==> amber <==
## SIMD
module SIMD(clk,rst,opcode,funct3,funct7,rd_data1,rd_data2,rd_data3,w_add,immed,instrc_add,wr_add,wr_data );
clock: 5.87 ns
lec_check: 0
cap_margin: 20
core_margin: 2
core_utilization: 70
cts_cluster_diameter: 378
cts_cluster_size: 20
gpl_timing_driven: 1
max_routing_layer: met4
place_density_lb_addon: 0.05
setup_slack_margin: 1.21
slew_margin: 20
run.sh (not shown) runs the stock make flow with config.mk's settings and CLKGATE_MAP_FILE=.
==> zinc (differences from amber) <==
- CORE_UTILIZATION: 70 -> 44
- CTS_CLUSTER_DIAMETER: 378 -> not set
- CTS_CLUSTER_SIZE: 20 -> not set
- GPL_TIMING_DRIVEN: 1 -> not set
- MAX_ROUTING_LAYER: met4 -> not set
- PLACE_DENSITY_LB_ADDON: 0.05 -> not set
- SETUP_SLACK_MARGIN: 1.21 -> 1.45
==> flow/constraint.sdc (replaced) <==
create_clock -name core_clock -period 5.68 [get_ports {clk}]
set_input_delay 1.1360 -clock core_clock [delete_from_list [all_inputs] [get_ports {clk}]]
set_output_delay 1.1360 -clock core_clock [all_outputs]
set_load 0.01 [all_outputs]
==> results <==
In synthesized cell count, amber and zinc do not differ. amber failed in global routing (5_1_grt) with GRT-0116. zinc completed and failed the layout checks on negative setup slack. In synthesized area, zinc and amber do not differ. In zinc the die area is higher than in amber, by 58%.


==> inputs of run a <==
==> flow/design.v <==
`timescale 1ns/1ps
module SIMD(clk,rst,opcode,funct3,funct7,rd_data1,rd_data2,rd_data3,w_add,immed,instrc_add,wr_add,wr_data );
input clk;   
input rst;   
input [6:0] opcode;  
input [2:0] funct3;  
input [6:0] funct7;  
input [15:0] rd_data1;   
input [15:0] rd_data2;   
input [15:0] rd_data3;   
input [4:0] w_add;   
input [11:0] immed;  
output [6:0]instrc_add;
output [4:0] wr_add;     
output [15:0] wr_data;   
wire [1:0]mode;
reg [12:0]op;
wire [3:0]scr_r;
wire scr;
wire [2:0]op_r;
wire [1:0]mac_hl;
wire [15:0]sig_ex;
wire [6:0]n_instrc_add;
wire [1:0]alu_mode;
wire [12:0]alu_op;
wire alu_scr;
wire signed[15:0]source1;
wire [15:0]data2;
wire signed[15:0]source3;
wire [15:0]exsig_data;
wire signed[15:0]source2;
wire signed[7:0]source1_8_1;
wire signed[7:0]source1_8_2;
wire signed[7:0]source2_8_1;
wire signed[7:0]source2_8_2;
wire signed[7:0]source3_8_1;
wire signed[7:0]source3_8_2;
wire signed[3:0]source1_4_1;
wire signed[3:0]source1_4_2;
wire signed[3:0]source1_4_3;
wire signed[3:0]source1_4_4;
wire signed[3:0]source2_4_1;
wire signed[3:0]source2_4_2;
wire signed[3:0]source2_4_3;
wire signed[3:0]source2_4_4;
wire signed[3:0]source3_4_1;
wire signed[3:0]source3_4_2;
wire signed[3:0]source3_4_3;
wire signed[3:0]source3_4_4;
reg [15:0]result_reg;
reg [31:0]mul_reg;
reg[91:0] pip_reg;
reg [6:0] instrc_add;  
assign scr_r=opcode[3:0];
assign op_r=opcode[6:4];
assign mac_hl=funct7[1:0];
always @(posedge clk)
    begin
        if(!rst)
            instrc_add<=0;
        else
            instrc_add<=n_instrc_add;
    end
assign mode=(funct3==3'b001)? 2'b01:
            (funct3==3'b010)? 2'b10:
            (funct3==3'b100)? 2'b11:2'b00;
assign scr=(scr_r==4'b0011)? 1:0;
always @ (opcode or funct7 or mac_hl)
    begin
        case (opcode)
            7'b0111011:begin
                            case(funct7)
                                7'b0000000: op=13'b0000_0000_0000_1;  
                                7'b0100000: op=13'b0000_0000_0001_0;  
                                7'b1000001: op=13'b0000_0000_0010_0;  
                                7'b1000010: op=13'b0000_0000_0100_0;  
                                7'b0001000: op=13'b0000_0000_1000_0;  
                                7'b0010000: op=13'b0000_0001_0000_0;  
                                7'b0011000: op=13'b0000_0010_0000_0;  
                                7'b0110000: op=13'b0000_0100_0000_0;  
                                default:op=13'b0000_0000_0000_0;  
                            endcase
                        end
             7'b1001011:begin
                            case(mac_hl)
                                2'b01:op=13'b0000_1000_0000_0;  
                                2'b10:op=13'b0001_0000_0000_0;  
                                default:op=13'b0000_0000_0000_0;  
                            endcase
                        end
             7'b0100011:op=13'b0010_0000_0000_0;  
             7'b1100011:op=13'b0100_0000_0000_0;  
             7'b1010011:op=13'b1000_0000_0000_0;  
             default:op=13'b0000_0000_0000_0;  
        endcase                                   
    end
assign sig_ex={{4{immed[10]}},immed};
assign n_instrc_add=instrc_add+3'b100;
always @(posedge clk)
    begin
        if(!rst)
            pip_reg <=0;
        else
            begin
                pip_reg[1:0]<=mode;  
                pip_reg[14:2]<=op;  
                pip_reg[15]<=scr;  
                pip_reg[31:16]<= rd_data1;  
                pip_reg[47:32]<= rd_data2;  
                pip_reg[63:48]<= rd_data3;  
                pip_reg[68:64]<= w_add;  
                pip_reg[91:76]<= sig_ex; 
            end 
    end
assign alu_mode=pip_reg[1:0];
assign alu_op=pip_reg[14:2];
assign alu_scr=pip_reg[15];
assign source1=pip_reg[31:16];
assign data2=pip_reg[47:32];
assign source3=pip_reg[63:48];
assign wr_add=pip_reg[68:64];
assign exsig_data=pip_reg[91:76];
assign source2=(alu_scr==1'b0)? data2:exsig_data;
assign source1_8_1=source1[7:0];
assign source1_8_2=source1[15:8];
assign source2_8_1=source2[7:0];
assign source2_8_2=source2[15:8];
assign source3_8_1=source3[7:0];
assign source3_8_2=source3[15:8];
assign source1_4_1=source1[3:0];
assign source1_4_2=source1[7:4];
assign source1_4_3=source1[11:8];
assign source1_4_4=source1[15:12];
assign source2_4_1=source2[3:0];
assign source2_4_2=source2[7:4];
assign source2_4_3=source2[11:8];
assign source2_4_4=source2[15:12];
assign source3_4_1=source3[3:0];
assign source3_4_2=source3[7:4];
assign source3_4_3=source3[11:8];
assign source3_4_4=source3[15:12];
always @(alu_op or alu_mode or source1 or source2 or source3 or source1_8_1 or source1_8_2 or 
         source2_8_1 or source2_8_2 or source3_8_1 or source3_8_2 or source1_4_1 or source1_4_2 or
         source1_4_3 or source1_4_4 or source2_4_1 or source2_4_2 or source2_4_3 or source2_4_4 or
         source3_4_1 or source3_4_2 or source3_4_3 or source3_4_3 or source3_4_4)
    begin
        mul_reg=0;
        result_reg=0;
        case(alu_op)
           13'b0000_0000_0000_1:begin
                                    case(alu_mode)
                                        2'b01:result_reg=source1+source2;  
                                        2'b10:result_reg={source1_8_2+source2_8_2,source1_8_1+source2_8_1};  
                                        2'b11:result_reg={source1_4_4+source2_4_4,source1_4_3+source2_4_3,source1_4_2+source2_4_2,source1_4_1+source2_4_1};  
                                        default:result_reg=0;
                                    endcase
                                end
           13'b0000_0000_0001_0:begin
                                    case(alu_mode)
                                        2'b01:result_reg=source1-source2;  
                                        2'b10:result_reg={source1_8_2-source2_8_2,source1_8_1-source2_8_1};  
                                        2'b11:result_reg={source1_4_4-source2_4_4,source1_4_3-source2_4_3,source1_4_2-source2_4_2,source1_4_1-source2_4_1};  
                                        default:result_reg=0;                       
                                    endcase
                                end
           13'b0000_0000_0010_0:begin
                                    case(alu_mode)
                                        2'b01:begin
                                                mul_reg=source1*source2;  
                                                result_reg=mul_reg[15:0];  
                                              end
                                        2'b10:begin
                                                mul_reg[15:0]=source1_8_1*source2_8_1;  
                                                mul_reg[31:16]=source1_8_2*source2_8_2;
                                                result_reg={mul_reg[23:16],mul_reg[7:0]}; 
                                              end
                                        2'b11:begin
                                                mul_reg[7:0]=source1_4_1*source2_4_1;  
                                                mul_reg[15:8]=source1_4_2*source2_4_2;
                                                mul_reg[23:16]=source1_4_3*source2_4_3;
                                                mul_reg[31:24]=source1_4_4*source2_4_4;
                                                result_reg={mul_reg[27:24],mul_reg[19:16],mul_reg[11:8],mul_reg[3:0]}; 
                                              end
                                        default:begin
                                                    result_reg=0;
                                                    mul_reg=0;
                                                end
                                    endcase
                                end
           13'b0000_0000_0100_0:begin
                                    case(alu_mode)
                                        2'b01:begin 
                                                mul_reg=source1*source2;  
                                                result_reg=mul_reg[31:16];  
                                              end
                                        2'b10:begin
                                                mul_reg[15:0]=source1_8_1*source2_8_1;  
                                                mul_reg[31:16]=source1_8_2*source2_8_2;
                                                result_reg={mul_reg[31:24],mul_reg[15:8]}; 
                                              end
                                        2'b11:begin
                                                mul_reg[7:0]=source1_4_1*source2_4_1;  
                                                mul_reg[15:8]=source1_4_2*source2_4_2;
                                                mul_reg[23:16]=source1_4_3*source2_4_3;
                                                mul_reg[31:24]=source1_4_4*source2_4_4;
                                                result_reg={mul_reg[31:28],mul_reg[23:20],mul_reg[15:12],mul_reg[7:4]}; 
                                              end
                                        default:begin
                                                    result_reg=0;
                                                    mul_reg=0;
                                                end
                                    endcase
                                end
           13'b0000_0000_1000_0:result_reg=source1&source2;  
           13'b0000_0001_0000_0:result_reg=source1|source2;  
           13'b0000_0010_0000_0:result_reg=source1^source2;  
           13'b0000_0100_0000_0:result_reg=~source1;  
           13'b0000_1000_0000_0:begin
                                    case(alu_mode)
                                        2'b01:begin
                                                mul_reg=source1*source2+{{16{1'b0}},source3};  
                                                result_reg=mul_reg[15:0];  
                                              end
                                        2'b10:begin
                                                mul_reg[15:0]=source1_8_1*source2_8_1+{{8{1'b0}},source3_8_1};  
                                                mul_reg[31:16]=source1_8_2*source2_8_2+{{8{1'b0}},source3_8_2};
                                                result_reg={mul_reg[23:16],mul_reg[7:0]}; 
                                              end
                                        2'b11:begin
                                                mul_reg[7:0]=source1_4_1*source2_4_1+{{4{1'b0}},source3_4_1};  
                                                mul_reg[15:8]=source1_4_2*source2_4_2+{{4{1'b0}},source3_4_2};
                                                mul_reg[23:16]=source1_4_3*source2_4_3+{{4{1'b0}},source3_4_3};
                                                mul_reg[31:24]=source1_4_4*source2_4_4+{{4{1'b0}},source3_4_4};
                                                result_reg={mul_reg[27:24],mul_reg[19:16],mul_reg[11:8],mul_reg[3:0]}; 
                                              end
                                        default:begin
                                                    result_reg=0;
                                                    mul_reg=0;
                                                end
                                    endcase
                                end
           13'b0001_0000_0000_0:begin
                                    case(alu_mode)
                                        2'b01:begin
                                                mul_reg=source1*source2+{{16{1'b0}},source3};  
                                                result_reg=mul_reg[31:16];  
                                              end
                                        2'b10:begin
                                                mul_reg[15:0]=source1_8_1*source2_8_1+{{8{1'b0}},source3_8_1};  
                                                mul_reg[31:16]=source1_8_2*source2_8_2+{{8{1'b0}},source3_8_2};
                                                result_reg={mul_reg[31:24],mul_reg[15:8]}; 
                                              end
                                        2'b11:begin
                                                mul_reg[7:0]=source1_4_1*source2_4_1+{{4{1'b0}},source3_4_1};  
                                                mul_reg[15:8]=source1_4_2*source2_4_2+{{4{1'b0}},source3_4_2};
                                                mul_reg[23:16]=source1_4_3*source2_4_3+{{4{1'b0}},source3_4_3};
                                                mul_reg[31:24]=source1_4_4*source2_4_4+{{4{1'b0}},source3_4_4};
                                                result_reg={mul_reg[31:28],mul_reg[23:20],mul_reg[15:12],mul_reg[7:4]}; 
                                              end
                                        default:begin
                                                    result_reg=0;
                                                    mul_reg=0;
                                                end                                    
                                    endcase
                                end
           13'b0010_0000_0000_0:result_reg=(source1<<source2);  
           13'b0100_0000_0000_0:result_reg=(source1>>source2);  
           13'b1000_0000_0000_0:result_reg=(source1<<<source2);  
           default:result_reg=0;
        endcase
    end
assign wr_data=result_reg;
endmodule
==> flow/run.sh <==
#!/bin/bash
# the make line also repeats each setting of config.mk as NAME=value (left out here)
make -C /OpenROAD-flow-scripts/flow DESIGN_CONFIG=/design/flow/config.mk WORK_HOME=/design/flow/orfs CLKGATE_MAP_FILE= finish
==> flow/config.mk <==
export PLATFORM = sky130hd
export DESIGN_NAME = SIMD
export DESIGN_NICKNAME = SIMD
export VERILOG_FILES = /design/flow/design.v
export SDC_FILE = /design/flow/constraint.sdc
export NUM_CORES = 4
export LEC_CHECK = 0
export CAP_MARGIN = 20
export CORE_MARGIN = 2
export CORE_UTILIZATION = 72
export CTS_CLUSTER_SIZE = 95
export PLACE_DENSITY = 0.38
export SETUP_SLACK_MARGIN = 1.66
export SLEW_MARGIN = 20
export TNS_END_PERCENT = 10
==> flow/constraint.sdc <==
create_clock -name core_clock -period 5.87 [get_ports {clk}]
set_input_delay 1.1740 -clock core_clock [delete_from_list [all_inputs] [get_ports {clk}]]
set_output_delay 1.1740 -clock core_clock [all_outputs]
set_load 0.01 [all_outputs]
==> inputs of run b, as changes to run a <==
--- a/flow/config.mk
+++ b/flow/config.mk
@@ -9,7 +9,7 @@
 export CORE_MARGIN = 2
 export CORE_UTILIZATION = 72
-export CTS_CLUSTER_SIZE = 95
-export PLACE_DENSITY = 0.38
-export SETUP_SLACK_MARGIN = 1.66
+export CTS_CLUSTER_DIAMETER = 353
+export CTS_CLUSTER_SIZE = 98
+export MAX_ROUTING_LAYER = met4
+export PLACE_DENSITY = 0.89
 export SLEW_MARGIN = 20
-export TNS_END_PERCENT = 10
==> flow/constraint.sdc (replaced) <==
create_clock -name core_clock -period 16.0 [get_ports {clk}]
set_input_delay 3.2000 -clock core_clock [delete_from_list [all_inputs] [get_ports {clk}]]
set_output_delay 3.2000 -clock core_clock [all_outputs]
set_load 0.01 [all_outputs]
==> inputs of run c, as changes to run a <==
==> flow/config.mk (replaced) <==
export PLATFORM = sky130hd
export DESIGN_NAME = SIMD
export DESIGN_NICKNAME = SIMD
export VERILOG_FILES = /design/flow/design.v
export SDC_FILE = /design/flow/constraint.sdc
export NUM_CORES = 4
export LEC_CHECK = 0
export CAP_MARGIN = 20
export CORE_MARGIN = 2
export CORE_UTILIZATION = 65
export MAX_ROUTING_LAYER = met4
export SLEW_MARGIN = 30
==> flow/constraint.sdc (replaced) <==
create_clock -name core_clock -period 8.77 [get_ports {clk}]
set_input_delay 1.7540 -clock core_clock [delete_from_list [all_inputs] [get_ports {clk}]]
set_output_delay 1.7540 -clock core_clock [all_outputs]
set_load 0.01 [all_outputs]
==> summary of the runs <==
- Die size is the same in run a and run b.
- Against run c, the combinational power of run b is smaller by about 60%.
- Flip-flop count is the same in run b and run c.
- Utilization: run b is lower than run c (4.6 points).
- Between run b and run c, the lower first-iteration DRC count is in run b (gap 9.3%, measured against run c).
- Run b went through all stages and came out clean. Run a did not get past global routing (GRT-0116). Run c completed and failed the layout checks on negative setup slack.
- Against run c, the clock power of run b is lower by 50%.
==> figures <==
Worst endpoint data arrival time: run b 9.93 ns; run c 7.80 ns; run a -
Number of diodes added for antenna fixing: run b 8; run c 18; run a -
Clock Latency Late Sink: run b 0.38 ns; run c 0.37 ns; run a -
Setup bufs post-CTS: run b 0; run c 32; run a 45
Result of the run: run b complete, no violations; run c finished with violations; run a stopped before the end
Failing step: run b -; run c -; run a global routing
Violated checks: run b -; run c negative setup slack; run a -
Leakage power: run b 17.9 nW; run c 21.2 nW; run a -
Power density over the cells: run b 70.1 nW/um^2; run c 145 nW/um^2; run a -
Pre-Repair DR Iteration Count: run b 10; run c 11; run a -
Starting density of the core: run b 0.729; run c 0.659; run a 0.729
Worst R2R Setup Slack: run b 14.93 ns; run c 7.61 ns; run a -
HPWL reported at the end of detailed placement: run b 103 mm; run c 116 mm; run a 129 mm
Origin of the worst setup path: run b pip_reg[15]$_SDFF_PN0_; run c pip_reg[15]$_SDFF_PN0_; run a -
Final hold slack: run b 0.476 ns; run c 0.526 ns; run a -
No activity file was given, so power comes from the tool's default toggle rates.
